File: flow/run.sh
#!/bin/bash
# the make line also repeats each setting of config.mk as NAME=value (left out here)
make -C /OpenROAD-flow-scripts/flow DESIGN_CONFIG=/design/flow/config.mk WORK_HOME=/design/flow/orfs CLKGATE_MAP_FILE= finish
File: flow/config.mk
export PLATFORM = sky130hd
export DESIGN_NAME = mac
export DESIGN_NICKNAME = mac
export VERILOG_FILES = /design/flow/design.v
export SDC_FILE = /design/flow/constraint.sdc
export NUM_CORES = 4
export LEC_CHECK = 0
export CAP_MARGIN = 15
export CELL_PAD_IN_SITES_DETAIL_PLACEMENT = 2
export CORE_MARGIN = 2
export CORE_UTILIZATION = 52
export GPL_ROUTABILITY_DRIVEN = 0
export HOLD_SLACK_MARGIN = 0.23
export MAX_ROUTING_LAYER = met4
export MIN_ROUTING_LAYER = met2
export PLACE_DENSITY_LB_ADDON = 0.14
export SETUP_SLACK_MARGIN = 0.41
export SLEW_MARGIN = 20
File: flow/constraint.sdc
create_clock -name core_clock -period 3.99 [get_ports {clk}]
set_input_delay 0.7980 -clock core_clock [delete_from_list [all_inputs] [get_ports {clk}]]
set_output_delay 0.7980 -clock core_clock [all_outputs]
set_load 0.01 [all_outputs]
File: flow/design.v
`timescale 1ns / 1ps
module dsp_macro_1(
input         CLK,
input  [17:0] A,
input  [17:0] B,
input  [47:0] C,
output [47:0] P
);
reg signed [17:0] a_r, b_r;
reg        [47:0] c_r;
reg signed [35:0] m_r;
reg        [47:0] p_r0, p_r1, p_r2;
always @(posedge CLK) begin
	a_r  <= A;
	b_r  <= B;
	c_r  <= C;
	m_r  <= a_r * b_r;
	p_r0 <= {{12{m_r[35]}}, m_r} + c_r;
	p_r1 <= p_r0;
	p_r2 <= p_r1;
end
assign P = p_r2;
endmodule
`timescale 1ns / 1ps
module mul(
input clk, 
input [7:0] w, 
input [7:0] x, 
output[15:0] y
);
wire [17:0] dsp_A, dsp_B;
wire [47:0] dsp_P;
assign dsp_A = w[7]? {10'b11_1111_1111, w} : {10'b00_0000_0000, w};
assign dsp_B = x[7]? {10'b11_1111_1111, x} : {10'b00_0000_0000, x};
assign y = dsp_P[15:0];
dsp_macro_1 u_dsp(.CLK(clk), .A(dsp_A), .B(dsp_B), .C(48'b0), .P(dsp_P));
endmodule
`timescale 1ns / 1ps
module adder_tree(
input clk, 
input rstn,
input vld_i,
input [15:0] mul_00, 
input [15:0] mul_01, 
input [15:0] mul_02, 
input [15:0] mul_03, 
input [15:0] mul_04, 
input [15:0] mul_05, 
input [15:0] mul_06, 
input [15:0] mul_07,
input [15:0] mul_08, 
input [15:0] mul_09, 
input [15:0] mul_10, 
input [15:0] mul_11, 
input [15:0] mul_12, 
input [15:0] mul_13, 
input [15:0] mul_14, 
input [15:0] mul_15, 
input [15:0] mul_16,
input [15:0] mul_17,
input [15:0] mul_18, 
input [15:0] mul_19, 
input [15:0] mul_20, 
input [15:0] mul_21, 
input [15:0] mul_22, 
input [15:0] mul_23, 
input [15:0] mul_24, 
input [15:0] mul_25,
input [15:0] mul_26,
output[20:0] acc_o,
output       vld_o 
);
reg [16:0] y1_0;
reg [16:0] y1_1;
reg [16:0] y1_2;
reg [16:0] y1_3;
reg [16:0] y1_4;
reg [16:0] y1_5;
reg [16:0] y1_6;
reg [16:0] y1_7;
reg [16:0] y1_8;
reg [16:0] y1_9;
reg [16:0] y1_10;
reg [16:0] y1_11;
reg [16:0] y1_12;
reg [16:0] y1_13;
reg [17:0] y2_0;
reg [17:0] y2_1;
reg [17:0] y2_2;
reg [17:0] y2_3;
reg [17:0] y2_4;
reg [17:0] y2_5;
reg [17:0] y2_6;
reg [18:0] y3_0;
reg [18:0] y3_1;
reg [18:0] y3_2;
reg [18:0] y3_3;
reg [19:0] y4_0;
reg [19:0] y4_1;
reg [20:0] y5;
reg vld_i_d1, vld_i_d2, vld_i_d3, vld_i_d4, vld_i_d5;
always@(posedge clk, negedge rstn) begin
	if(!rstn) begin
		y1_0 <= 17'd0;
		y1_1 <= 17'd0;
		y1_2 <= 17'd0;
		y1_3 <= 17'd0;
		y1_4 <= 17'd0;
		y1_5 <= 17'd0;
		y1_6 <= 17'd0;
		y1_7 <= 17'd0;
		y1_8 <= 17'd0;
		y1_9 <= 17'd0;
		y1_10 <= 17'd0;
		y1_11 <= 17'd0;
		y1_12 <= 17'd0;
		y1_13 <= 17'd0;
	end
	else begin 
		y1_0 <= $signed(mul_00) + $signed(mul_01);
		y1_1 <= $signed(mul_02) + $signed(mul_03);
		y1_2 <= $signed(mul_04) + $signed(mul_05);
		y1_3 <= $signed(mul_06) + $signed(mul_07);
		y1_4 <= $signed(mul_08) + $signed(mul_09);
		y1_5 <= $signed(mul_10) + $signed(mul_11);
		y1_6 <= $signed(mul_12) + $signed(mul_13);
		y1_7 <= $signed(mul_14) + $signed(mul_15);
		y1_8 <= $signed(mul_16) + $signed(mul_17);
		y1_9 <= $signed(mul_18) + $signed(mul_19);
		y1_10 <= $signed(mul_20) + $signed(mul_21);
		y1_11 <= $signed(mul_22) + $signed(mul_23);
		y1_12 <= $signed(mul_24) + $signed(mul_25);
		y1_13 <= $signed(mul_26);
	end
end
always@(posedge clk, negedge rstn) begin
	if(!rstn) begin
		y2_0 <= 18'd0;
		y2_1 <= 18'd0;
		y2_2 <= 18'd0;
		y2_3 <= 18'd0;
		y2_4 <= 18'd0;
		y2_5 <= 18'd0;
		y2_6 <= 18'd0;		
	end
	else begin 
		y2_0 <= $signed(y1_0) + $signed(y1_1);
		y2_1 <= $signed(y1_2) + $signed(y1_3);
		y2_2 <= $signed(y1_4) + $signed(y1_5);
		y2_3 <= $signed(y1_6) + $signed(y1_7);
		y2_4 <= $signed(y1_8) + $signed(y1_9);
		y2_5 <= $signed(y1_10) + $signed(y1_11);
		y2_6 <= $signed(y1_12) + $signed(y1_13);
	end
end
always@(posedge clk, negedge rstn) begin
	if(!rstn) begin
		y3_0 <= 19'd0;
		y3_1 <= 19'd0;
		y3_2 <= 19'd0;
		y3_3 <= 19'd0;
	end
	else begin 
		y3_0 <= $signed(y2_0) + $signed(y2_1);
		y3_1 <= $signed(y2_2) + $signed(y2_3);
		y3_2 <= $signed(y2_4) + $signed(y2_5);
		y3_3 <= $signed(y2_6);
	end
end
always@(posedge clk, negedge rstn) begin
	if(!rstn) begin
		y4_0 <= 20'd0;
		y4_1 <= 20'd0;
	end
	else begin
		y4_0 <= $signed(y3_0) + $signed(y3_1);
		y4_1 <= $signed(y3_2) + $signed(y3_3);
    end
end
always@(posedge clk, negedge rstn) begin
	if(!rstn)
		y5 <= 21'd0;
	else
		y5 <= $signed(y4_0) + $signed(y4_1);
end
always@(posedge clk, negedge rstn) begin
	if(!rstn) begin
		vld_i_d1 <= 0;
		vld_i_d2 <= 0;
		vld_i_d3 <= 0;
		vld_i_d4 <= 0;
		vld_i_d5 <= 0;
	end
	else begin 
		vld_i_d1 <= vld_i   ;
		vld_i_d2 <= vld_i_d1;
		vld_i_d3 <= vld_i_d2;
		vld_i_d4 <= vld_i_d3;
		vld_i_d5 <= vld_i_d4;		
	end
end
assign vld_o = vld_i_d5;
assign acc_o = $signed(y5);
endmodule
`timescale 1ns / 1ps
module mac(
input clk, 
input rstn, 
input vld_i, 
input [215:0] win, 
input [215:0] din,
output[ 20:0] acc_o, 
output        vld_o
);
wire[15:0] y00;
wire[15:0] y01;
wire[15:0] y02;
wire[15:0] y03;
wire[15:0] y04;
wire[15:0] y05;
wire[15:0] y06;
wire[15:0] y07;
wire[15:0] y08;
wire[15:0] y09;
wire[15:0] y10;
wire[15:0] y11;
wire[15:0] y12;
wire[15:0] y13;
wire[15:0] y14;
wire[15:0] y15;
wire[15:0] y16;
wire[15:0] y17;
wire[15:0] y18;
wire[15:0] y19;
wire[15:0] y20;
wire[15:0] y21;
wire[15:0] y22;
wire[15:0] y23;
wire[15:0] y24;
wire[15:0] y25;
wire[15:0] y26;
reg vld_i_d0, vld_i_d1, vld_i_d2, vld_i_d3, vld_i_d4;
mul u_mul_00(.clk(clk), .w(win[  7:  0]),.x(din[  7:  0]),.y(y00));
mul u_mul_01(.clk(clk), .w(win[ 15:  8]),.x(din[ 15:  8]),.y(y01));
mul u_mul_02(.clk(clk), .w(win[ 23: 16]),.x(din[ 23: 16]),.y(y02));
mul u_mul_03(.clk(clk), .w(win[ 31: 24]),.x(din[ 31: 24]),.y(y03));
mul u_mul_04(.clk(clk), .w(win[ 39: 32]),.x(din[ 39: 32]),.y(y04));
mul u_mul_05(.clk(clk), .w(win[ 47: 40]),.x(din[ 47: 40]),.y(y05));
mul u_mul_06(.clk(clk), .w(win[ 55: 48]),.x(din[ 55: 48]),.y(y06));
mul u_mul_07(.clk(clk), .w(win[ 63: 56]),.x(din[ 63: 56]),.y(y07));
mul u_mul_08(.clk(clk), .w(win[ 71: 64]),.x(din[ 71: 64]),.y(y08));
mul u_mul_09(.clk(clk), .w(win[ 79: 72]),.x(din[ 79: 72]),.y(y09));
mul u_mul_10(.clk(clk), .w(win[ 87: 80]),.x(din[ 87: 80]),.y(y10));
mul u_mul_11(.clk(clk), .w(win[ 95: 88]),.x(din[ 95: 88]),.y(y11));
mul u_mul_12(.clk(clk), .w(win[103: 96]),.x(din[103: 96]),.y(y12));
mul u_mul_13(.clk(clk), .w(win[111:104]),.x(din[111:104]),.y(y13));
mul u_mul_14(.clk(clk), .w(win[119:112]),.x(din[119:112]),.y(y14));
mul u_mul_15(.clk(clk), .w(win[127:120]),.x(din[127:120]),.y(y15));
mul u_mul_16(.clk(clk), .w(win[135:128]),.x(din[135:128]),.y(y16));
mul u_mul_17(.clk(clk), .w(win[143:136]),.x(din[143:136]),.y(y17));
mul u_mul_18(.clk(clk), .w(win[151:144]),.x(din[151:144]),.y(y18));
mul u_mul_19(.clk(clk), .w(win[159:152]),.x(din[159:152]),.y(y19));
mul u_mul_20(.clk(clk), .w(win[167:160]),.x(din[167:160]),.y(y20));
mul u_mul_21(.clk(clk), .w(win[175:168]),.x(din[175:168]),.y(y21));
mul u_mul_22(.clk(clk), .w(win[183:176]),.x(din[183:176]),.y(y22));
mul u_mul_23(.clk(clk), .w(win[191:184]),.x(din[191:184]),.y(y23));
mul u_mul_24(.clk(clk), .w(win[199:192]),.x(din[199:192]),.y(y24));
mul u_mul_25(.clk(clk), .w(win[207:200]),.x(din[207:200]),.y(y25));
mul u_mul_26(.clk(clk), .w(win[215:208]),.x(din[215:208]),.y(y26));
always@(posedge clk, negedge rstn) begin
	if(!rstn) begin
	    vld_i_d0 <= 0;
		vld_i_d1 <= 0;
		vld_i_d2 <= 0;
		vld_i_d3 <= 0;
		vld_i_d4 <= 0;
	end
	else begin 
		vld_i_d0 <= vld_i   ;
		vld_i_d1 <= vld_i_d0;
		vld_i_d2 <= vld_i_d1;
		vld_i_d3 <= vld_i_d2;
		vld_i_d4 <= vld_i_d3;		
	end
end
adder_tree u_adder_tree(
. clk(clk), 
. rstn(rstn),
. vld_i(vld_i_d4),
. mul_00(y00), 
. mul_01(y01), 
. mul_02(y02), 
. mul_03(y03), 
. mul_04(y04), 
. mul_05(y05), 
. mul_06(y06), 
. mul_07(y07),
. mul_08(y08),
. mul_09(y09), 
. mul_10(y10), 
. mul_11(y11), 
. mul_12(y12), 
. mul_13(y13), 
. mul_14(y14), 
. mul_15(y15), 
. mul_16(y16),
. mul_17(y17), 
. mul_18(y18), 
. mul_19(y19), 
. mul_20(y20), 
. mul_21(y21), 
. mul_22(y22), 
. mul_23(y23), 
. mul_24(y24), 
. mul_25(y25),
. mul_26(y26),  
. acc_o(acc_o),
. vld_o(vld_o) 
);
endmodule
==> results of run 1 <==
==> per-stage QoR <==
| step | instances | TNS, ns | hold slack, ns | area [µm²] |
|---|---|---|---|---|
| 2_1_floorplan | 15600 | -77.72 | 0.310 | 171000 |
| 3_3_place_gp | 21700 | -121.28 | 0.310 | 192000 |
==> notes.md, run 1 <==
Notes on the flow run.

- The synthesized instance count is 15.6k, for reference.
- The count of warnings emitted by yosys is 3, for reference.
- The step where the flow halted is detailed placement, for reference.
- Per the OpenROAD floorplan log, the height of the die is 570 µm.
- The effective utilization at floorplan is 52.3%, for reference.
- The area fraction in compound gates is 4.86%, for reference.
- Counting flops with an async set or reset pin after synthesis yields a share of 19.1%.
- Yosys instantiated no cell more often than sky130_fd_sc_hd__inv_1.
- The placeable core region is 318,000 µm², for reference.
- The register area share after synthesis is 33.6%, for reference.
- The average instance in the mapped netlist occupies 10.7 µm².
- After synthesis the cells add up to 166,000 µm².
- The yosys synthesis chip area is 166,000 µm², for reference.
- The synthesized netlist net count is 19.9k, for reference.
- The tool reported: "[ERROR DPL-0033] detailed placement checks failed during check placement".
- The fraction of synthesized cell area taken by the top area cell type is 26.0%, for reference.
- The count of buffers added on input and output ports is 456.
- The flow did not finish.
- By area, the combinational part of the netlist is dominated by adder cells.
- Of the total synthesized cell area, the portion taken by XOR and XNOR cells is 5.89%.
- According to the floorplan report, the die width is 570 µm.
- The chip footprint is 325,000 µm², for reference.
- The number of I/O pins is 457, for reference.
- The fraction of the mapped netlist area in adder cells is 37.9%, for reference.
- The cell type contributing the most total cell area after synthesis is sky130_fd_sc_hd__dfxtp_1, for reference.
- Among all flip-flop cells after synthesis, the most frequent one is sky130_fd_sc_hd__dfxtp_1.
- For reference, simple AND, OR, NAND and NOR cells occupy 9.79% of the area reported after synthesis.
- According to the floorplan log, the row count is 207.
- Summing all multiplexer cells gives an area fraction of 0.0256%.
- For reference, the top cells by count after synthesis are sky130_fd_sc_hd__inv_1, sky130_fd_sc_hd__dfxtp_1, sky130_fd_sc_hd__ha_1, sky130_fd_sc_hd__fa_1, sky130_fd_sc_hd__and2_1.
- Yosys attributes the largest share of cell area to sky130_fd_sc_hd__dfxtp_1, sky130_fd_sc_hd__fa_1, sky130_fd_sc_hd__ha_1.
- The post-synth count of flops with an enable pin is 0.
- Per the synth log, the flip-flop and latch total comes to 2,669.
- The number of cells in Yosys stat is 15.6k, for reference.
- The count of distinct cell types in the synthesized netlist is 68, for reference.
==> run 2: changes to the inputs <==
- CAP_MARGIN: 15 -> 20
- CELL_PAD_IN_SITES_DETAIL_PLACEMENT: 2 -> not set
- CELL_PAD_IN_SITES_GLOBAL_PLACEMENT: not set -> 0
- CORE_ASPECT_RATIO: not set -> 1.04
- CORE_UTILIZATION: 52 -> 51
- CTS_CLUSTER_DIAMETER: not set -> 109
- GPL_TIMING_DRIVEN: not set -> 0
- HOLD_SLACK_MARGIN: 0.23 -> 0.15
- PLACE_DENSITY: not set -> 0.68
- PLACE_DENSITY_LB_ADDON: 0.14 -> not set
- SETUP_SLACK_MARGIN: 0.41 -> not set
- SLEW_MARGIN: 20 -> 0
- clock period: 3.99 -> 3.46 ns (I/O delays scaled with it)
==> notes.md, run 2 <==
Notes on the flow run.

- Subtracting the final worst setup slack from the clock period gives 5.10 ns.
- According to the floorplan report, the placeable core area is 324,000 µm².
- After legalization and detailed placement, the total HPWL measured 270,000 µm.
- Hold analysis shows the worst path with a depth of 1.
- The via count normalized by instance count is 6.66, for reference.
- TritonCTS built the clock tree.
- The number of antenna violations at the first check in global routing is 0.
- The critical setup path kind is flip-flop to flip-flop, for reference.
- Before placement the cells fill 51.3% of the core.
- Summed over all routing layers, the global router reports a total usage of 33.6%.
- The timing report shows the most common cell along the critical path to be sky130_fd_sc_hd__fa_1.
- The worst slew slack as a fraction of its limit is 36.2%, for reference.
- Setup repair after global routing could not meet its margin everywhere.
- Synthesis handed over a netlist of 15.6k instances.
- The share of the clock period used by the worst path after layout is 147%, for reference.
- Counting pins that exceed their max-slew limit in the final report gives 0.
- Per the synthesis report, the adder-cell share of the synthesized area is 37.9%.
- Per the STA report, the cell with the highest stage delay on the worst path is sky130_fd_sc_hd__fa_1.
- The synth_stat.txt file lists the number of cells as 15.6k.
- The report puts the cell count of the worst reg-to-reg path at 19.
- The largest single stage delay on the critical path is 0.58 ns.
- The critical path required time is 4.29 ns, for reference.
- In this run the mean area of a mapped cell was 10.7 µm².
- The chip occupies 331,000 µm².
- After global routing the overflow that remains totals 0.
- The number of global-route vias before repair is 163k, for reference.
- The H-tree depth is 5, for reference.
- The die is 587 µm tall.
- The end of the worst hold path is u_mul_23.u_dsp.b_r[6], for reference.
- The insertion delay to the later sink of the worst-skew pair is 0.95 ns, for reference.
- The routed design has 355,000 µm of wire.
- Yosys mapped a number of flops with a built-in enable equal to 0.
- The finished layout holds 21.3k standard cells, fillers aside.
- The worst flop-to-flop path startpoint is u_mul_15.u_dsp.b_r[2], for reference.
- Per the placement report, the placed cell count is 20.4k.
- The clock sink count is 2,669, for reference.
- The final layout report lists a filler cell count of 25.9k.
- The report lists the violated layout checks as negative setup slack.
- In the log, the iteration count for the first detailed-route pass is 11.
- For reference, the top cells by count after synthesis are sky130_fd_sc_hd__inv_1, sky130_fd_sc_hd__dfxtp_1, sky130_fd_sc_hd__ha_1, sky130_fd_sc_hd__fa_1, sky130_fd_sc_hd__and2_1.
- The count of distinct cell types in the synthesized netlist is 68, for reference.
- The violation count after the first detailed-route iteration is 17.7k, for reference.
- The net count after synthesis is 19.9k.
- The dominant register cell in the synthesized netlist is sky130_fd_sc_hd__dfxtp_1, for reference.
- The routed layout has 142k vias.
- STA classifies the critical path startpoint as a flip-flop.
- In the routed design, unresolved DRC markers number 0.
- Cells fill 61.3% of the core in the end.
- The total area of multi-input combinational cells is 104,000 µm², for reference.
- In the synthesis report, Yosys lists the chip area as 166,000 µm².
- STA reports the tightest min-delay check as being of type primary input to flip-flop.
- The floorplan row count is 213, for reference.
- For this run, the register share of the synthesized area comes to 33.6%.
- In this run the horizontal extent of the chip is 564 µm.
- The first global-routing pass estimated 568,000 µm of wire.
- The final layout net count is 21.1k, for reference.
- The cell count along the critical path is 19, for reference.
- The cell sequence reported for the critical path is and2_4 -> fa_1 -> inv_2 -> fa_1 -> inv_2 -> fa_1 -> inv_1 -> fa_1 -> inv_1 -> fa_1 -> inv_2 -> fa_1 -> inv_2 -> ha_4 -> and2_4 -> a31oi_4 -> o21ai_4 -> o41ai_4 -> xnor2_1.
- The proportion of register bits with asynchronous set or reset after synthesis is 19.1%, for reference.
- The critical path ends at u_mul_15.u_dsp.m_r[14].
- The critical path maximum fanout is 4.
- The kind of cell with the highest combined delay on the critical path is adder cells, for reference.
- The OpenROAD warning count is 44, for reference.
- The number of clock buffers inserted by TritonCTS is 280, for reference.
- The count of input and output buffers is 456, for reference.
- The capture point of the worst register-to-register path is recorded as u_mul_15.u_dsp.m_r[14].
- The nature of the critical path endpoint is a flip-flop, for reference.
- STA reports a reg2reg setup slack of -1.64 ns.
- The synthesized design contains 2,669 register bits.
- The buffer and inverter count on the worst path is 6, for reference.
- The dominant kind of combinational cell is adder cells, for reference.
- The startpoint of the worst hold path is din[190], for reference.
- The critical path starts at u_mul_15.u_dsp.b_r[2].
- For reference, the mux area share after synthesis is 0.0256%.
- Detailed placement reports a standard cell area of 181,000 µm².
- The count of endpoints failing hold in the final timing report is 0, for reference.
- The fmax is 196 MHz, for reference.
- Registers take 56,800 µm².
- Clock-pin slew was measured on the worst setup and hold paths at 0.06 ns.
- The worst endpoint data arrival time is 5.93 ns, for reference.
- The area fraction in compound gates is 4.86%, for reference.
- The pin closest to its max-slew limit shows a slew of 0.950 ns.
- The summed area of non-filler cells in the final layout is 199,000 µm², for reference.
- The most popular library cell in the synthesized design by count is sky130_fd_sc_hd__inv_1, for reference.
- According to the I/O placement log, the pin count is 457.
- The fraction of synthesized cell area taken by the top area cell type is 26.0%, for reference.
- The synthesized netlist occupies a cell area of 166,000 µm².
- Entering global routing, the biggest net connects 125 pins.
- The tree is rooted in a sky130_fd_sc_hd__clkbuf_16.
- The signed area change from the synthesized netlist to the final layout is 19.5%, for reference.
- The run finished, with violations left.
- The minimum setup slack in the final design is -1.64 ns, for reference.
- The maximum number of buffers from clock root to sink is 4, for reference.
- For this run, the number of Yosys warnings is 3.
- The tool flagged a number of max-cap violations equal to 0.
- Clock skew on the completed layout was measured at 0.0508 ns.
- Sorting the Yosys area breakdown by cell type puts at the top sky130_fd_sc_hd__dfxtp_1.
- The count of final setup violators is 267, for reference.
- The xor-xnor portion of the synthesized cell area is 5.89%, for reference.
- After synthesis, the cell types taking the most area are sky130_fd_sc_hd__dfxtp_1, sky130_fd_sc_hd__fa_1, sky130_fd_sc_hd__ha_1.
- Per the synthesis report, the simple-gate share of the synthesized area is 9.79%.
- The final routed wire length divided by cell count is 16.6 µm, for reference.
- Once detail routing completed, the nets flagged for antenna violations numbered 0.
run 2: final cells by class:
class / count / area share (%)
multi-input cells: 9433 / 52.5
diodes: 54 / 0.0679
clock inverters: 134 / 0.799
repair buffers: 925 / 4.47
clock buffers: 377 / 4.04
flip-flops and latches: 2669 / 28.6
well taps: 4300 / 2.70
plain buffers: 70 / 0.437
inverters: 3383 / 6.40
run 2: what timing repair did:
item                                    in CTS  in global routing
pin swaps                                  422                587
resized                                    554                883
cloned                                       0                  0
endpoints found under the setup margin     269                275
hold buffers                               128                  0
setup buffers                              191                147
endpoints found under the hold margin      253                  0
run 2: layer usage:
metal | global-route usage, % | vias to the layer above | part of all wire (%) | wire length, µm
met1 | - | 54900 | 0 | 0
met5 | - | - | 0 | 0
met2 | 41.2 | 34300 | 56 | 199000
met4 | 5.26 | 0 | 7.6 | 26800
met3 | 40.5 | 2763 | 36 | 129000
li1 | - | 50200 | - | -
run 2: metrics by stage:
stage	TNS, ns	setup WS [ns]	hold WS, ns
finish	-251.54	-1.64	0.179
global route	-296.22	-1.82	0.173
CTS	-252.27	-1.72	0.150
detailed placement	-272.88	-1.92	0.312
global placement	-	-21.37	0.310
floorplan	-182.28	-1.47	0.310
==> run 3: changes to the inputs <==
- CORE_ASPECT_RATIO: 1.04 -> not set
- CORE_UTILIZATION: 51 -> 72
- CTS_CLUSTER_DIAMETER: 109 -> 51
- GPL_ROUTABILITY_DRIVEN: 0 -> 1
- GPL_TIMING_DRIVEN: 0 -> not set
- HOLD_SLACK_MARGIN: 0.15 -> not set
- MAX_ROUTING_LAYER: met4 -> not set
- MIN_ROUTING_LAYER: met2 -> met1
- PLACE_DENSITY: 0.68 -> not set
- PLACE_DENSITY_LB_ADDON: not set -> 0.28
- SETUP_SLACK_MARGIN: not set -> 0.91
- clock period: 3.46 -> 3.06 ns (I/O delays scaled with it)
==> notes.md, run 3 <==
Notes on the flow run.

- The root buffer cell is sky130_fd_sc_hd__clkbuf_16, for reference.
- The floorplan step defined a die boundary enclosing 235,000 µm².
- The fraction of synthesized cell area taken by the top area cell type is 26.0%, for reference.
- The maximum number of buffers from clock root to sink is 4, for reference.
- The count of distinct cell types in the synthesized netlist is 68, for reference.
- Once detailed placement completed, the half-perimeter wirelength came to 303,000 µm.
- Counting flops with an async set or reset pin after synthesis yields a share of 19.1%.
- Yosys instantiated no cell more often than sky130_fd_sc_hd__inv_1.
- Per the gpl log, the routability congestion estimate is 0.941.
- Ranked by total cell area, the synthesized netlist is headed by sky130_fd_sc_hd__dfxtp_1, sky130_fd_sc_hd__fa_1, sky130_fd_sc_hd__ha_1.
- The count of input and output buffers is 456, for reference.
- The run stopped with a tool error.
- The post-synth register bit count is 2,669.
- The area fraction in mux cells is 0.0256%, for reference.
- The dominant register cell in the synthesized netlist is sky130_fd_sc_hd__dfxtp_1, for reference.
- The H-tree depth is 5, for reference.
- The cell type contributing the most total cell area after synthesis is sky130_fd_sc_hd__dfxtp_1, for reference.
- 457 I/O pins were placed.
- The clock sink count is 2,669, for reference.
- Ranked by instance count, the synthesized netlist is headed by sky130_fd_sc_hd__inv_1, sky130_fd_sc_hd__dfxtp_1, sky130_fd_sc_hd__ha_1, sky130_fd_sc_hd__fa_1, sky130_fd_sc_hd__and2_1.
- Of the total synthesized cell area, the portion taken by AND, OR, NAND and NOR gates is 9.79%.
- Yosys stat counts 15.6k cells in the synthesized netlist.
- Per the post-place timing report, worst setup slack is -2.05 ns.
- The horizontal die dimension reported for this design is 485 µm.
- The floorplan has 176 rows.
- Per Yosys stat, the portion of area used by sequential elements is 33.6%.
- The number of clock buffers inserted by TritonCTS is 307, for reference.
- The number of enable-type register cells in the synthesized netlist is 0, for reference.
- The area of the mapped netlist is 166,000 µm², for reference.
- The placeable core region is 230,000 µm², for reference.
- The synthesized netlist net count is 19.9k, for reference.
- The synthesized instance count is 15.6k, for reference.
- The dominant kind of combinational cell is adder cells, for reference.
- The die extent in y is 485 µm, for reference.
- Counting the warning lines in the Yosys log gives 3.
- After Yosys synthesis, full adders, half adders and majority gates account for 37.9% of the synthesized area.
- The area recorded from the Yosys report for this design is 166,000 µm².
- Per the post-synthesis stats, the area per cell is 10.7 µm².
- The step where the flow halted is global routing, for reference.
- Of the total synthesized cell area, the portion taken by AND-OR and OR-AND cells is 4.86%.
- After Yosys synthesis, XOR and XNOR cells account for 5.89% of the synthesized area.
- The initial utilization of the core area, before any placement, comes to 72.4%.
==> run 3: timing repair <==
action / in CTS
endpoints found under the setup margin: 582
hold buffers: 1
setup buffers: 128
hold endpoints to repair: 64
resized: 989
pin swaps: 716
==> run 3: metrics by stage <==
stage	std cells	hold slack, ns	instance area [µm²]	setup TNS (ns)
3_3_place_gp	20600	0.310	190000	-357.79
3_5_place_dp	20600	0.312	190000	-383.85
2_1_floorplan	15600	0.310	171000	-285.41
4_1_cts	21300	0.0356	205000	-388.87
==> run 4: changes to the inputs <==
- CORE_UTILIZATION: 72 -> 51
- MIN_ROUTING_LAYER: met1 -> met2
- PLACE_DENSITY: not set -> 0.68
- PLACE_DENSITY_LB_ADDON: 0.28 -> not set
- SETUP_SLACK_MARGIN: 0.91 -> not set
- clock period: 3.06 -> 3.46 ns (I/O delays scaled with it)
==> notes.md, run 4 <==
Notes on the flow run.

- The final layout report lists a filler cell count of 24.6k.
- Synthesis handed over a netlist of 15.6k instances.
- The clock-pin slew reported for the worst setup and hold paths after clock tree synthesis is 0.06 ns, for reference.
- The proportion of register bits with asynchronous set or reset after synthesis is 19.1%, for reference.
- The pin count of the biggest net entering global routing is 99, for reference.
- The total placed cells including tap cells is 21.9k, for reference.
- Once iteration 0 of detailed routing completed, the report listed 18.1k DRC markers.
- Ranked by instance count, the synthesized netlist is headed by sky130_fd_sc_hd__inv_1, sky130_fd_sc_hd__dfxtp_1, sky130_fd_sc_hd__ha_1, sky130_fd_sc_hd__fa_1, sky130_fd_sc_hd__and2_1.
- The worst setup skew after layout is 0.0396 ns, for reference.
- The clock sink count is 2,669, for reference.
- The report lists the cells along the critical path as and2_4 -> fa_1 -> inv_2 -> buf_4 -> fa_1 -> inv_1 -> fa_1 -> fa_1 -> fa_1 -> inv_1 -> fa_1 -> inv_2 -> ha_4 -> and3_1 -> o311a_1 -> nor2_1 -> a21oi_2 -> xnor2_1.
- In the synthesis report, Yosys lists the chip area as 166,000 µm².
- The end of the worst hold path is u_mul_18.u_dsp.a_r[16], for reference.
- The buffer and inverter count on the worst path is 5, for reference.
- On the final layout, the worst hold slack is 0.172 ns.
- The tool warning count for the run is 30.
- OpenROAD reports that the post-layout worst path occupies 145% of the period.
- The final route contains 150k vias.
- The post-route core utilization is 65.4%, for reference.
- Port buffering added 456 buffers.
- Summed over all nets, the half-perimeter wirelength after detailed placement is 289,000 µm.
- The via count normalized by instance count is 6.61, for reference.
- Yosys mapped the design onto 68 distinct sky130hd cell types.
- For this configuration, the core starts out at a cell density of 51.3%.
- The area fraction in compound gates is 4.86%, for reference.
- The largest incremental delay on the critical path is 0.59 ns, for reference.
- The minimum setup slack in the final design is -1.55 ns, for reference.
- Setup repair after global routing could not meet its margin everywhere.
- The fraction of the mapped netlist area in adder cells is 37.9%, for reference.
- The all-layer global routing usage is 33.6%, for reference.
- The count of warnings emitted by yosys is 3, for reference.
- The type of the worst min-delay path is primary input to flip-flop, for reference.
- STA classifies the critical path endpoint as a flip-flop.
- Leaving out buffers and inverters, the combinational logic in the layout accounts for 106,000 µm².
- The critical path required time is 4.31 ns, for reference.
- On the critical path the data arrives at 5.85 ns.
- The largest fanout of any net on the critical path is 5, for reference.
- The script parses the final routing iteration and logs DRC violations as 0.
- The first global-routing pass estimated 595,000 µm of wire.
- Looking at the clock tree report, the H-tree level count equals 5.
- The xor-xnor portion of the synthesized cell area is 5.89%, for reference.
- For this run, the final setup violation count is recorded as 271.
- Endpoints failing hold in the final report were tallied at 0.
- The root buffer cell is sky130_fd_sc_hd__clkbuf_16, for reference.
- The total overflow reported by the global router is 0, for reference.
- The area used by sequential logic in the layout is 56,700 µm², for reference.
- The end of the worst register-to-register path is u_mul_07.u_dsp.m_r[15], for reference.
- The register area share after synthesis is 33.6%, for reference.
- Failing layout checks were recorded as negative setup slack.
- The dominant register cell in the synthesized netlist is sky130_fd_sc_hd__dfxtp_1, for reference.
- The most common cell in the synthesized netlist is sky130_fd_sc_hd__inv_1.
- The simple-gate share of the synthesized area is 9.79%, for reference.
- The fraction of synthesized cell area taken by the top area cell type is 26.0%, for reference.
- The synthesis stat section lists a flop and latch total of 2,669.
- The mean instance size in the synthesized netlist is 10.7 µm², for reference.
- The remaining antenna violation count after routing is 0, for reference.
- The insertion delay to the later sink of the worst-skew pair is 0.94 ns, for reference.
- Ranked by total cell area, the synthesized netlist is headed by sky130_fd_sc_hd__dfxtp_1, sky130_fd_sc_hd__fa_1, sky130_fd_sc_hd__ha_1.
- The final number of max-transition violations is 0, for reference.
- The worst slew slack as a fraction of its limit is 37.4%, for reference.
- The chip footprint is 331,000 µm², for reference.
- The kind of cell with the highest combined delay on the critical path is adder cells, for reference.
- The number of antenna violations at the first check in global routing was 0.
- The floorplan step set the die width to 575 µm.
- The flow ran to the end, but the layout failed its checks.
- The placeable core region is 325,000 µm², for reference.
- The critical path's slowest cell is sky130_fd_sc_hd__fa_1, for reference.
- After the flow finishes, the layout carries non-filler instances totaling 22.7k.
- The initialized floorplan defines 209 standard-cell rows.
- Among the non-sequential cells, adder cells take the most area.
- The number of enable-type register cells in the synthesized netlist is 0, for reference.
- The area fraction in mux cells is 0.0256%, for reference.
- The number of cells in Yosys stat is 15.6k, for reference.
- Per the post-synthesis report, the nets total 19.9k.
- The logic depth of the worst register-to-register path is 18, for reference.
- The number of global-route vias before repair is 173k, for reference.
- The number of I/O pins is 457, for reference.
- The cell type contributing the most total cell area after synthesis is sky130_fd_sc_hd__dfxtp_1, for reference.
- The clock period minus worst slack is 5.01 ns, for reference.
- The area growth from synthesis to layout is 27.5%.
- The worst setup path is of the flip-flop to flip-flop kind.
- Per the TritonCTS log, the buffer count is 317.
- The final layout net count is 22.4k, for reference.
- The final routed wire length divided by cell count is 16.4 µm, for reference.
- The worst flop-to-flop path startpoint is u_mul_07.u_dsp.a_r[16], for reference.
- Following the worst setup path forward leads to its endpoint at u_mul_07.u_dsp.m_r[15].
- OpenSTA lists the critical path startpoint as u_mul_07.u_dsp.a_r[16].
- At the end of routability-driven placement, the weighted congestion stood at 0.950.
- The total of max-cap violations is 0, for reference.
- Across all register-to-register paths, the minimum setup slack is -1.55 ns.
- The vertical die dimension reported for this design is 575 µm.
- In the hold timing report, the worst path depth is 1.
- The area of the mapped netlist is 166,000 µm², for reference.
- The cell count along the critical path is 18, for reference.
- At the placement stage, the worst setup path has a slack of -1.58 ns.
- The maximum number of buffers from clock root to sink is 4, for reference.
- The iteration tally of the first detailed-router pass is 10, for reference.
- Per the detailed-route log, wirelength across all metal layers totals 373,000 µm.
- The fmax is 200 MHz, for reference.
- Per STA, the library cell used most along the worst path is sky130_fd_sc_hd__fa_1.
- The pin closest to its max-slew limit shows a slew of 0.932 ns.
- The category of the worst setup path launch point is a flip-flop, for reference.
- TritonCTS built the clock tree.
- STA lists the startpoint of the worst hold path as win[151].
-- run 4: metrics by stage --
step / setup TNS, ns / instance area (µm²)
after floorplan: -182.28 / 171000
after global placement: -252.19 / 192000
after detailed placement: -261.79 / 192000
after CTS: -249.17 / 208000
after global routing: -294.81 / 212000
final: -253.36 / 212000
-- run 4: repair_timing --
| action | in CTS | in global routing |
|---|---|---|
| hold buffers | 1 | 0 |
| pin swaps | 823 | 678 |
| endpoints found under the hold margin | 34 | 0 |
| setup endpoints to repair | 273 | 279 |
| resized | 972 | 905 |
| setup buffers | 144 | 113 |
-- run 4: cell type report --
cell class	count	share of cell area [%]
Sequential cell	2669	26.7
Multi-Input combinational cell	9433	49.9
Clock buffer	386	4.13
Inverter	3383	5.99
Timing Repair Buffer	2315	9.49
Antenna cell	33	0.0389
Clock inverter	202	1.16
Tap cell	4325	2.55
-- run 4: per-layer routing --
layer	wire length [µm]	part of all wire, %	vias up	global-route usage, %
met1	0	0	57700	-
li1	-	-	53000	-
met2	207000	56	36700	42.4
met5	1600	0.43	-	4.78
met4	27200	7.3	46	5.26
met3	137000	37	2923	42.7
==> run 5: changes to the inputs <==
- CELL_PAD_IN_SITES_GLOBAL_PLACEMENT: 0 -> not set
- CORE_UTILIZATION: 51 -> 40
- CTS_CLUSTER_DIAMETER: 51 -> not set
- GPL_ROUTABILITY_DRIVEN: 1 -> not set
- MIN_ROUTING_LAYER: met2 -> not set
- PLACE_DENSITY: 0.68 -> not set
- SETUP_SLACK_MARGIN: not set -> 1.4
- SLEW_MARGIN: 0 -> 20
- clock period: 3.46 -> 5.52 ns (I/O delays scaled with it)
==> notes.md, run 5 <==
Notes on the flow run.

- The synthesis report lists the Yosys warning total as 3.
- The category of the worst setup path launch point is a flip-flop, for reference.
- The run finished with no timing, DRC or antenna violations.
- The synthesized instance count is 15.6k, for reference.
- Looking at the clock tree report, the root buffer type is sky130_fd_sc_hd__clkbuf_16.
- After synthesis, the largest family of logic cells by area is adder cells.
- Yosys attributes the largest share of cell area to sky130_fd_sc_hd__dfxtp_1, sky130_fd_sc_hd__fa_1, sky130_fd_sc_hd__ha_1.
- The report puts the hold buffer count at CTS at 0.
- The chip footprint is 421,000 µm², for reference.
- The worst setup skew after layout is 0.0405 ns, for reference.
- Counting cells, the worst reg-to-reg path comes to 19.
- Per the final report, max-transition violations number 0.
- Looking at area per cell type in the netlist, the leader is sky130_fd_sc_hd__dfxtp_1.
- The number of antenna violations at the first check in global routing came to 38.
- In the final timing run, aggregate negative setup slack is 0 ns.
- The floorplan row count is 236, for reference.
- The first element of the critical path is u_mul_09.u_dsp.a_r[16], for reference.
- In this run, the synthesized area fraction spent on and/or/nand/nor cells is recorded as 9.79%.
- The nature of the critical path endpoint is a flip-flop, for reference.
- The final report gives the core utilization as 48.1%.
- The cell type with the highest occurrence count on the critical path is sky130_fd_sc_hd__fa_1, for reference.
- TritonCTS built the clock tree.
- The number of enable-type register cells in the synthesized netlist is 0, for reference.
- The area taken by sequential standard cells is reported as 57,000 µm².
- The final critical path takes up 91.0% of the cycle.
- The OpenROAD report gives the critical path a data arrival time of 5.84 ns.
- The iteration tally of the first detailed-router pass is 5, for reference.
- The proportion of register bits with asynchronous set or reset after synthesis is 19.1%, for reference.
- The maximum number of buffers from clock root to sink is 4, for reference.
- The clock H-tree reported by CTS has 5 levels.
- The OpenROAD warning count is 39, for reference.
- The number of I/O pins is 457, for reference.
- The die extent in y is 649 µm, for reference.
- The total overflow reported by the global router is 0, for reference.
- All stages included, the depth of the critical timing path comes to 19.
- The count of vias placed by the detailed router is 101k, for reference.
- The critical path's slowest stage uses the library cell sky130_fd_sc_hd__fa_2.
- Sequential cells were found to cover 33.6% of the synthesized design area.
- The signal on the critical path passes through and2_4 -> fa_2 -> inv_4 -> fa_1 -> inv_2 -> fa_1 -> inv_2 -> fa_1 -> inv_1 -> fa_1 -> inv_1 -> fa_1 -> inv_2 -> ha_4 -> and3_4 -> o311a_4 -> nor2_1 -> a21oi_1 -> xnor2_1.
- The average instance in the mapped netlist occupies 10.7 µm².
- Once iteration 0 of detailed routing completed, the report listed 3,405 DRC markers.
- The routability congestion estimate from global placement is 0.858, for reference.
- The capture point of the worst register-to-register path is recorded as u_mul_09.u_dsp.m_r[15].
- The pre-CTS setup check shows a worst slack of 0.318 ns.
- According to the floorplan report, the die width is 649 µm.
- The number of storage elements in the synthesis netlist is 2,669, for reference.
- The number of global-route vias before repair is 109k, for reference.
- The area fraction in compound gates is 4.86%, for reference.
- The type of the worst min-delay path is primary input to asynchronous set/reset pin, for reference.
- The endpoint of the worst setup timing path is u_mul_09.u_dsp.m_r[15], for reference.
- The timing report gives the biggest stage delay along the critical path as 0.62 ns.
- Yosys reports the multiplexer fraction of the synthesized area as 0.0256%.
- The insertion delay to the later sink of the worst-skew pair is 0.90 ns, for reference.
- The worst flop-to-flop path startpoint is u_mul_09.u_dsp.a_r[16], for reference.
- In the floorplan report the effective utilization is 40.2%.
- According to the Yosys statistics, the synthesized design has a chip area of 166,000 µm².
- The all-layer global routing usage is 16.9%, for reference.
- The commonest cells after synthesis are sky130_fd_sc_hd__inv_1, sky130_fd_sc_hd__dfxtp_1, sky130_fd_sc_hd__ha_1, sky130_fd_sc_hd__fa_1, sky130_fd_sc_hd__and2_1.
- The kind of cell with the highest combined delay on the critical path is adder cells, for reference.
- After detailed routing, the average wire length per cell comes to 15.8 µm.
- For this run, the top clock speed supported by timing is 199 MHz.
- Entering global routing, the biggest net connects 130 pins.
- The count of final setup violators is 0, for reference.
- At the pin with the least slew margin, the transition time is 0.829 ns.
- The first global-routing pass estimated 574,000 µm of wire.
- The signed area change from the synthesized netlist to the final layout is 19.4%, for reference.
- The critical setup path kind is flip-flop to flip-flop, for reference.
- The tightest hold path in the finished design has a slack of 0.217 ns.
- The slew check shows that the tightest pin keeps a relative margin of 44.7%.
- The clock sink count is 2,669, for reference.
- Buffers placed on the I/O ports in this run total 456.
- The via count normalized by instance count is 4.50, for reference.
- Setup repair after global routing could not meet its margin everywhere.
- The area taken by multi-input combinational cells is reported as 104,000 µm².
- The count of endpoints failing hold in the final timing report is 0, for reference.
- The critical path required time is 6.33 ns, for reference.
- By instance count, the leading cell after synthesis is sky130_fd_sc_hd__inv_1.
- The routed wire length is 352,000 µm, for reference.
- The remaining antenna violation count after routing is 0, for reference.
- The report counts max-capacitance violations totalling 0.
- The fraction of synthesized cell area taken by the top area cell type is 26.0%, for reference.
- The clock period minus worst slack is 5.03 ns, for reference.
- The cell area that synthesis handed to floorplanning was 166,000 µm².
- The finished design was reported to have a net count of 20.9k.
- The largest fanout of any net on the critical path is 8, for reference.
- The xor-xnor portion of the synthesized cell area is 5.89%, for reference.
- The clock-pin slew reported for the worst setup and hold paths after clock tree synthesis is 0.06 ns, for reference.
- The half-perimeter wire length after placement is 284,000 µm, for reference.
- For this run, design rule violations remaining after detail routing come to 0.
- Synthesis produced a netlist with a net count of 19.9k.
- The number of clock buffers added by TritonCTS is 295.
- The core region is 414,000 µm².
- The final timing report gives a worst setup slack of 0.494 ns.
- The buffer and inverter count on the worst path is 6, for reference.
- The count of fill cells added during filler insertion is 37.7k, for reference.
- The fraction of the mapped netlist area in adder cells is 37.9%, for reference.
- In the Yosys report the total cell count is 15.6k.
- Across all register-to-register paths, the minimum setup slack is 0.49 ns.
- The count of distinct cell types in the synthesized netlist is 68, for reference.
- The dominant register cell in the synthesized netlist is sky130_fd_sc_hd__dfxtp_1, for reference.
==> run 5: repair_timing <==
action | 4_1_cts | 5_1_grt
setup endpoints to repair | 209 | 218
setup buffers | 232 | 88
pin swaps | 591 | 459
gates resized | 998 | 608
cloned | 0 | 0
==> run 5: area by class of cell <==
type	instances	area share (%)
clock inverters	148	0.878
multi-input cells	9433	52.4
repair buffers	802	3.82
diodes	55	0.0692
inverters	3383	6.41
flip-flops and latches	2669	28.7
well taps	5474	3.45
clock buffers	386	4.28
==> run 5: per-layer routing <==
layer / global-route usage, % / vias up / share of wire (%)
met5: 0 / - / 0
li1: - / 50100 / -
met1: 20.7 / 48800 / 43
met3: 1.73 / 548 / 2.5
met4: 7.29 / 0 / 4.3
met2: 30.1 / 1158 / 51
==> run 5: metrics by stage <==
stage	std cells	instance area (µm²)
6_report	22400	199000
5_1_grt	22300	199000
4_1_cts	22200	195000
3_5_place_dp	21400	180000
3_3_place_gp	21400	180000
2_1_floorplan	15600	169000
==> run 6: changes to the inputs <==
- SETUP_SLACK_MARGIN: 1.4 -> not set
- clock period: 5.52 -> 3.47 ns (I/O delays scaled with it)
==> notes.md, run 6 <==
Notes on the flow run.

- For this design the top-level I/O count stands at 457.
- The number of antenna violations at the first check in global routing was 16.
- The clock period minus worst slack is 4.97 ns, for reference.
- The dominant register cell in the synthesized netlist is sky130_fd_sc_hd__dfxtp_1, for reference.
- The type of the worst min-delay path is primary input to flip-flop, for reference.
- The count of vias placed by the detailed router is 106k, for reference.
- The minimum setup slack in the final design is -1.50 ns, for reference.
- The remaining design rule violation count is 0, for reference.
- For reference, the critical path cell chain is and2_4 -> fa_1 -> inv_2 -> fa_1 -> inv_2 -> fa_1 -> inv_2 -> fa_1 -> inv_1 -> fa_1 -> inv_2 -> fa_1 -> inv_2 -> ha_4 -> nand3_2 -> nand2_1 -> a41o_1 -> o41ai_2 -> xnor2_1.
- Global routing consumed, over all layers together, 17.3% of the routing resources.
- In the finished design, the share of the clock period the worst path needs comes to 143%.
- The final routed wire length divided by cell count is 15.0 µm, for reference.
- The congestion estimate from routability-driven global placement came to 0.871.
- The count of warnings emitted by yosys is 3, for reference.
- The proportion of register bits with asynchronous set or reset after synthesis is 19.1%, for reference.
- The worst hold slack is 0.213 ns, for reference.
- STA lists the maximum fanout along the critical path as 7.
- Per the timing report, the most critical flop-to-flop path originates at u_mul_11.u_dsp.a_r[16].
- Among all stages on the critical path, the largest delay is contributed by sky130_fd_sc_hd__fa_1.
- The die is 649 µm wide.
- The final number of max-transition violations is 0, for reference.
- The number of global-route vias before repair is 113k, for reference.
- The total overflow reported by the global router is 0, for reference.
- The fraction of synthesized cell area taken by the top area cell type is 26.0%, for reference.
- The clock tree from TritonCTS is done, for reference.
- The cell type with the highest occurrence count on the critical path is sky130_fd_sc_hd__fa_1, for reference.
- After floorplanning, the die was sized to cover 421,000 µm².
- The largest incremental delay on the critical path is 0.59 ns, for reference.
- The die extent in y is 649 µm, for reference.
- Derived from the worst setup path, the maximum achievable clock frequency is 201 MHz.
- The OpenROAD warning count is 33, for reference.
- CTS placed an instance of sky130_fd_sc_hd__clkbuf_16 at the clock tree root.
- Yosys stat counts 15.6k cells in the synthesized netlist.
- The xor-xnor portion of the synthesized cell area is 5.89%, for reference.
- The transition time of the tightest slew-check pin is 0.899 ns, for reference.
- Setup repair after global routing could not meet its margin everywhere.
- The final layout net count is 22.3k, for reference.
- The count of final setup violators is 271, for reference.
- The placeable core region is 414,000 µm², for reference.
- The number of clock buffers inserted by TritonCTS is 295, for reference.
- For reference, the most critical setup path is categorized as flip-flop to flip-flop.
- STA classifies the critical path endpoint as a flip-flop.
- The H-tree was split into 5 levels.
- Per the synth log, the flip-flop and latch total comes to 2,669.
- After synthesis, the mean cell area works out to 10.7 µm².
- The clock arrives with 0.0351 ns of skew.
- The buffer and inverter count on the worst path is 6, for reference.
- Before antenna repair, the detailed router went through 5 iterations.
- The first element of the critical path is u_mul_11.u_dsp.a_r[16], for reference.
- Failing layout checks were recorded as negative setup slack.
- On the worst setup and hold paths after CTS, the clock-pin slew comes to 0.07 ns.
- The fraction of the mapped netlist area in adder cells is 37.9%, for reference.
- For this run, the chip area from Yosys synthesis comes to 166,000 µm².
- The area fraction in compound gates is 4.86%, for reference.
- Entering global routing, the biggest net connects 115 pins.
- Logic depth along the worst register-to-register path is recorded as 19.
- Hold analysis lists the worst path endpoint as u_mul_06.u_dsp.b_r[16].
- The insertion delay to the later sink of the worst-skew pair is 0.90 ns, for reference.
- The synthesized instance count is 15.6k, for reference.
- The first global-routing pass estimated 589,000 µm of wire.
- The synthesized design spends more area on one cell type than any other, namely sky130_fd_sc_hd__dfxtp_1.
- The count of distinct cell types in the synthesized netlist is 68, for reference.
- The area fraction in mux cells is 0.0256%, for reference.
- The area of the mapped netlist is 166,000 µm², for reference.
- The commonest cells after synthesis are sky130_fd_sc_hd__inv_1, sky130_fd_sc_hd__dfxtp_1, sky130_fd_sc_hd__ha_1, sky130_fd_sc_hd__fa_1, sky130_fd_sc_hd__and2_1.
- The report lists the number of standard-cell rows as 236.
- The count of cells along the worst hold path is 1, for reference.
- The endpoint identified for the worst register-to-register timing path is u_mul_11.u_dsp.m_r[14].
- The data required time reported for the critical path is 4.27 ns.
- The main area contributors are sky130_fd_sc_hd__dfxtp_1, sky130_fd_sc_hd__fa_1, sky130_fd_sc_hd__ha_1.
- The register area share after synthesis is 33.6%, for reference.
- The dominant kind of combinational cell is adder cells, for reference.
- The category of the worst setup path launch point is a flip-flop, for reference.
- For the worst min-delay path, the startpoint reported by OpenROAD is din[55].
- The net count after synthesis is 19.9k.
- For this design, the sink count on the clock tree is 2,669.
- Per the run report, area growth between synthesis and finish was 24.8%.
- Per the detail_route report, vias per standard cell equal 4.44.
- The setup slack of the worst register-to-register path is -1.50 ns, for reference.
- The worst endpoint data arrival time is 5.77 ns, for reference.
- The critical path runs through a total of 19 cells.
- The maximum number of buffers from clock root to sink is 4, for reference.
- The routed wire length is 356,000 µm, for reference.
- The post-synth count of flops with an enable pin is 0.
- The worst slew slack as a fraction of its limit is 39.9%, for reference.
- The simple-gate share of the synthesized area is 9.79%, for reference.
- The number of maximum-capacitance violations recorded for the run is 0.
- The kind of cell with the highest combined delay on the critical path is adder cells, for reference.
- Nets still carrying antenna violations after routing amount to 0.
- The endpoint of the worst setup timing path is u_mul_11.u_dsp.m_r[14], for reference.
- Once iteration 0 of detailed routing completed, the report listed 3,470 DRC markers.
- The most popular library cell in the synthesized design by count is sky130_fd_sc_hd__inv_1, for reference.
- Once the floorplan was initialized, standard cells occupied 40.2% of the core.
- The wire-length estimate of the detail-placed layout is 300,000 µm.
- The count of input and output buffers is 456, for reference.
- The run finished, with violations left.
- The count of endpoints failing hold in the final timing report is 0, for reference.
## run 6: timing repair
action                                 4_1_cts  5_1_grt
gates resized                              637      224
setup buffers                               83       19
setup endpoints to repair                  273      280
pin swaps                                  659      222
hold buffers                                 1        0
endpoints found under the hold margin       36        0
## run 6: area by class of cell
type,instances,area (µm²)
fillers,37200,206000
clock buffers,389,8490
multi-input cells,9433,103000
clock inverters,142,1520
inverters,3383,12700
flip-flops and latches,2669,56400
diodes,30,75.1
well taps,5474,6850
repair buffers,2235,18700
## run 6: through the flow
| stage | setup slack, ns | util (%) | std cells | area, µm² | setup TNS [ns] |
|---|---|---|---|---|---|
| finish | -1.50 | 50.2 | 23800 | 208000 | -249.01 |
| global route | -1.69 | 50.2 | 23800 | 208000 | -299.95 |
| CTS | -1.48 | 50.0 | 23700 | 207000 | -254.25 |
| detailed placement | -1.59 | 46.9 | 23100 | 194000 | -263.98 |
| global placement | -1.55 | 46.9 | 23100 | 194000 | -256.84 |
| floorplan | -1.46 | - | 15600 | 171000 | -179.87 |
## run 6: per-layer routing
layer | track usage, % | wire length, µm | vias to the layer above
met5 | 0 | 25 | -
met3 | 1.83 | 9210 | 472
met4 | 5.32 | 11900 | 4
met1 | 21.7 | 156000 | 51000
met2 | 31.1 | 179000 | 1106
li1 | - | - | 52900
==> run 7: changes to the inputs <==
- ABC_AREA: not set -> 1
- CAP_MARGIN: 20 -> 5
- CELL_PAD_IN_SITES_DETAIL_PLACEMENT: not set -> 2
- CORE_MARGIN: 2 -> 7
- GPL_TIMING_DRIVEN: not set -> 0
- MAX_ROUTING_LAYER: not set -> met4
- TNS_END_PERCENT: not set -> 25
- clock period: 3.47 -> 6.0 ns (I/O delays scaled with it)
==> notes.md, run 7 <==
Notes on the flow run.

- In the synthesized netlist, the cells that appear most often are sky130_fd_sc_hd__inv_1, sky130_fd_sc_hd__nand2_1, sky130_fd_sc_hd__dfxtp_1, sky130_fd_sc_hd__ha_1, sky130_fd_sc_hd__fa_1.
- After Yosys synthesis, XOR and XNOR cells account for 4.29% of the synthesized area.
- The H-tree depth is 5, for reference.
- The run ended at global routing.
- The cell-mix breakdown from Yosys lists the adder-cell area share as 36.0%.
- Detailed placement finished with a half-perimeter wire length of 630,000 µm.
- The number of I/O pins is 457, for reference.
- In this run, synthesis inferred 0 flip-flops with an integrated enable.
- The chip area line in the Yosys stat output reads 176,000 µm².
- CTS placed an instance of sky130_fd_sc_hd__clkbuf_16 at the clock tree root.
- The top cell type by area accounts for 24.6% of the synthesized area.
- The dominant kind of combinational cell is adder cells, for reference.
- The maximum number of buffers from clock root to sink is 4, for reference.
- The die is 676 µm tall.
- The flow did not finish.
- The chip footprint is 458,000 µm², for reference.
- The horizontal die dimension reported for this design is 676 µm.
- The area of the mapped netlist is 176,000 µm², for reference.
- The most common cell in the synthesized netlist is sky130_fd_sc_hd__inv_1.
- The floorplan step records an initial core utilization of 40.1%.
- The placeable core region is 438,000 µm², for reference.
- The cell type contributing the most total cell area after synthesis is sky130_fd_sc_hd__dfxtp_1, for reference.
- Buffers inserted during clock tree synthesis total 312.
- After synthesis, the netlist uses 49 different library cells.
- Of the synthesized area, sequential elements account for 31.9%.
- Per the synthesis report, the simple-gate share of the synthesized area is 11.8%.
- The warning tally printed by Yosys for this design is 3.
- Synthesis produced a netlist with a net count of 23.7k.
- Per the placement report, the placed cell count is 25.6k.
- The clock net in this run drives a total of 2,669 sinks.
- The number of storage elements in the synthesis netlist is 2,669, for reference.
- After synthesis, the cell types taking the most area are sky130_fd_sc_hd__dfxtp_1, sky130_fd_sc_hd__fa_1, sky130_fd_sc_hd__ha_1.
- The area fraction in mux cells is 0%, for reference.
- The routability congestion estimate from global placement is 0.896, for reference.
- The count of input and output buffers is 456, for reference.
- The dominant register cell in the synthesized netlist is sky130_fd_sc_hd__dfxtp_1, for reference.
- The number of cells in Yosys stat is 19.4k, for reference.
- The mean instance size in the synthesized netlist is 9.05 µm², for reference.
- The synthesized instance count is 19.4k, for reference.
- The initialized floorplan defines 243 standard-cell rows.
- The proportion of register bits with asynchronous set or reset after synthesis is 19.1%, for reference.
- Of the total synthesized cell area, the portion taken by AND-OR and OR-AND cells is 4.07%.
run 7: stage by stage:
step                worst slack (ns)  cell area [µm²]  util (%)
floorplan                      0.930           176000         -
global placement              -19.84           187000      42.8
detailed placement            -0.750           187000      42.8
CTS                          -0.0362           198000      45.4
run 7: repair_timing:
item                       4_1_cts
setup endpoints to repair       80
pin swaps                       20
hold buffers                     0
buffers inserted                 6
gates resized                  241
==> run 8: changes to the inputs <==
- ABC_AREA: 1 -> not set
- CAP_MARGIN: 5 -> 20
- CELL_PAD_IN_SITES_DETAIL_PLACEMENT: 2 -> not set
- CORE_MARGIN: 7 -> 2
- CORE_UTILIZATION: 40 -> 58
- GPL_TIMING_DRIVEN: 0 -> not set
- MAX_ROUTING_LAYER: met4 -> not set
- TNS_END_PERCENT: 25 -> not set
- clock period: 6.0 -> 3.21 ns (I/O delays scaled with it)
==> notes.md, run 8 <==
Notes on the flow run.

- The run finished, with violations left.
- The checks that failed were negative setup slack.
- The sum of negative setup slack is -321.42 ns, for reference.
- For the final database, setup skew stands at 0.0414 ns.
- The remaining design rule violation count is 0, for reference.
- The setup slack of the worst register-to-register path is -1.77 ns, for reference.
- The number of global-route vias before repair is 119k.
- The H-tree depth is 5, for reference.
- The endpoint of the worst setup timing path is u_mul_09.u_dsp.m_r[14], for reference.
- The iteration tally of the first detailed-router pass is 8, for reference.
- The fraction of the mapped netlist area in adder cells is 37.9%, for reference.
- Once placement completed, the tool counted placed cells totaling 21.3k.
- The minimum setup slack in the final design is -1.77 ns, for reference.
- The clock sink count is 2,669, for reference.
- The nature of the critical path endpoint is a flip-flop, for reference.
- The final hold violation count recorded for this run is 0.
- Counting I/O delays and the setup requirement, the final critical path takes 4.98 ns.
- Setup repair after global routing could not meet its margin everywhere.
- The effective utilization at floorplan is 58.4%, for reference.
- The final layout net count is 22.3k, for reference.
- Looking at the max-slew report, the worst-margin pin has a slew of 0.794 ns.
- The largest single stage delay on the critical path is 0.56 ns.
- The number of cells in Yosys stat is 15.6k, for reference.
- Averaged over all synthesized cells, the footprint is 10.7 µm².
- The first element of the critical path is u_mul_09.u_dsp.a_r[16], for reference.
- The slowest stage of the critical path belongs to the cell sky130_fd_sc_hd__fa_1.
- The maximum number of buffers from clock root to sink is 4, for reference.
- The critical setup path kind is flip-flop to flip-flop, for reference.
- The chip occupies 291,000 µm².
- The synthesized netlist net count is 19.9k, for reference.
- The number of storage elements in the synthesis netlist is 2,669, for reference.
- Multiplexer cells account for 0.0256% of the synthesized area.
- Of the post-synthesis cell area, the dominant cell type holds 26.0%.
- CTS placed an instance of sky130_fd_sc_hd__clkbuf_16 at the clock tree root.
- Sorting the synthesized cells by how often they occur yields sky130_fd_sc_hd__inv_1, sky130_fd_sc_hd__dfxtp_1, sky130_fd_sc_hd__ha_1, sky130_fd_sc_hd__fa_1, sky130_fd_sc_hd__and2_1.
- Yosys mapped a number of flops with a built-in enable equal to 0.
- The critical path maximum fanout is 8.
- The half-perimeter wire length after placement is 297,000 µm, for reference.
- The die extent in y is 540 µm, for reference.
- The placeable core region is 285,000 µm², for reference.
- The skew report gives the latency at the later pin of the worst-skew pair as 0.90 ns.
- The count of distinct cell types in the synthesized netlist is 68, for reference.
- The proportion of register bits with asynchronous set or reset after synthesis is 19.1%, for reference.
- The category of the worst setup path launch point is a flip-flop, for reference.
- The routability congestion estimate from global placement is 0.911, for reference.
- Entering global routing, the biggest net connects 75 pins.
- The count of input and output buffers is 456, for reference.
- In this run the cell area of the synthesized design comes to 166,000 µm².
- The number of clock buffers inserted by TritonCTS is 280, for reference.
- The post-route core utilization is 72.1%, for reference.
- The critical path required time is 4.05 ns, for reference.
- The fmax is 201 MHz, for reference.
- The signed area change from the synthesized netlist to the final layout is 23.5%, for reference.
- The number of antenna violations at the first check in global routing came to 17.
- The logic depth of the worst register-to-register path is 19, for reference.
- The share of the Yosys chip area taken by registers is 33.6%.
- The end of the worst hold path is u_mul_08.u_dsp.b_r[16], for reference.
- The met1 capacity usage during global routing is 29.9%, for reference.
- The final layout report lists a filler cell count of 20.7k.
- The timing report lists the critical path depth as 19 cells.
- The finished cells cover 206,000 µm².
- The routed layout has 108k vias.
- Across the run, the number of max-cap violations was 0.
- Counting stages on the worst path, the most repeated cell is sky130_fd_sc_hd__fa_1.
- The worst flop-to-flop path startpoint is u_mul_09.u_dsp.a_r[16], for reference.
- The OpenROAD warning count is 32, for reference.
- The horizontal die size is 540 µm, for reference.
- The most popular library cell in the synthesized design by count is sky130_fd_sc_hd__inv_1, for reference.
- The violation count after the first detailed-route iteration is 4,076, for reference.
- Per the detail_route report, routed wire per instance is 16.3 µm.
- Looking at the reg2reg group, the worst path ends at u_mul_09.u_dsp.m_r[14].
- The registers of the reported paths see a clock transition of 0.06 ns.
- The startpoint of the worst hold path is din[71], for reference.
- Warnings reported by Yosys during synthesis add up to 3.
- In the routed layout, each cell is associated on average with a via count of 4.91.
- In this design, the largest share of critical-path delay is due to adder cells.
- The final timing summary puts the cycle share of the worst path at 155%.
- The floorplan has 196 rows.
- The filler-free cell count of the finished design is 22.0k, for reference.
- Global routing used 25.1% of the available tracks.
- According to the I/O placement log, the pin count is 457.
- Setup violations remaining at the end of the flow were counted as 297.
- The simple-gate share of the synthesized area is 9.79%, for reference.
- The global router reports that the layer with the highest usage is met2.
- The routed wire length is 358,000 µm, for reference.
- In the global route stage, met3 resource usage came out at 2.37%.
- The synthesized netlist devotes 5.89% of its cell area to XOR and XNOR gates.
- The synthesized instance count is 15.6k, for reference.
- Counting instances, the worst hold path has a depth of 1.
- On the final layout, the worst hold slack is 0.161 ns.
- After synthesis, the chip area reported by Yosys is 166,000 µm².
- Nets still carrying antenna violations after routing amount to 0.
- The final number of max-transition violations is 0, for reference.
- The worst slew slack as a fraction of its limit is 46.7%, for reference.
- TritonCTS built the clock tree.
- The wire length of the first global-routing pass is 592,000 µm, for reference.
- For reference, compound AND-OR and OR-AND cells occupy 4.86% of the area reported after synthesis.
- After global routing the overflow that remains totals 0.
- According to the timing report, the arrival time at the worst endpoint equals 5.82 ns.
- The synthesis report lists the most area-consuming cells as sky130_fd_sc_hd__dfxtp_1, sky130_fd_sc_hd__fa_1, sky130_fd_sc_hd__ha_1.
- Per STA, the worst path is made up of and2_4 -> fa_1 -> inv_2 -> fa_1 -> inv_2 -> fa_1 -> inv_2 -> fa_1 -> inv_1 -> fa_1 -> inv_1 -> fa_1 -> inv_2 -> ha_4 -> nand3_2 -> nand2_1 -> a41o_1 -> o41ai_2 -> xnor2_1.
- The type of the worst min-delay path is primary input to flip-flop, for reference.
- Timing analysis after detailed placement gives a worst setup slack of -1.92 ns.
- The post-detailed-placement cell area is 191,000 µm², for reference.
- Looking at area per cell type in the netlist, the leader is sky130_fd_sc_hd__dfxtp_1.
- Global routing consumed, on the met2 layer, 45.9% of the routing resources.
- The dominant kind of combinational cell is adder cells, for reference.
- The critical path contains buffers and inverters numbering 6 combined.
- Among all flip-flop cells after synthesis, the most frequent one is sky130_fd_sc_hd__dfxtp_1.
-- run 8: timing repair --
item | CTS | global route
setup buffers | 76 | 41
endpoints found under the setup margin | 297 | 299
pin swaps | 534 | 297
resized | 612 | 367
endpoints found under the hold margin | 63 | 0
hold buffers | 1 | 0
-- run 8: metal layers --
layer	routed length, µm	vias up
met5	0	-
met4	17900	0
met3	10200	665
met2	185000	1562
met1	145000	52800
li1	-	52800
-- run 8: final cells by class --
cell class / count / area (µm²) / area share (%)
repair buffers: 2192 / 18300 / 8.89
well taps: 3762 / 4710 / 2.29
diodes: 19 / 47.5 / 0.0231
inverters: 3383 / 12700 / 6.18
multi-input cells: 9433 / 103000 / 50.3
flip-flops and latches: 2669 / 56500 / 27.5
clock inverters: 138 / 1800 / 0.877
clock buffers: 375 / 8140 / 3.96
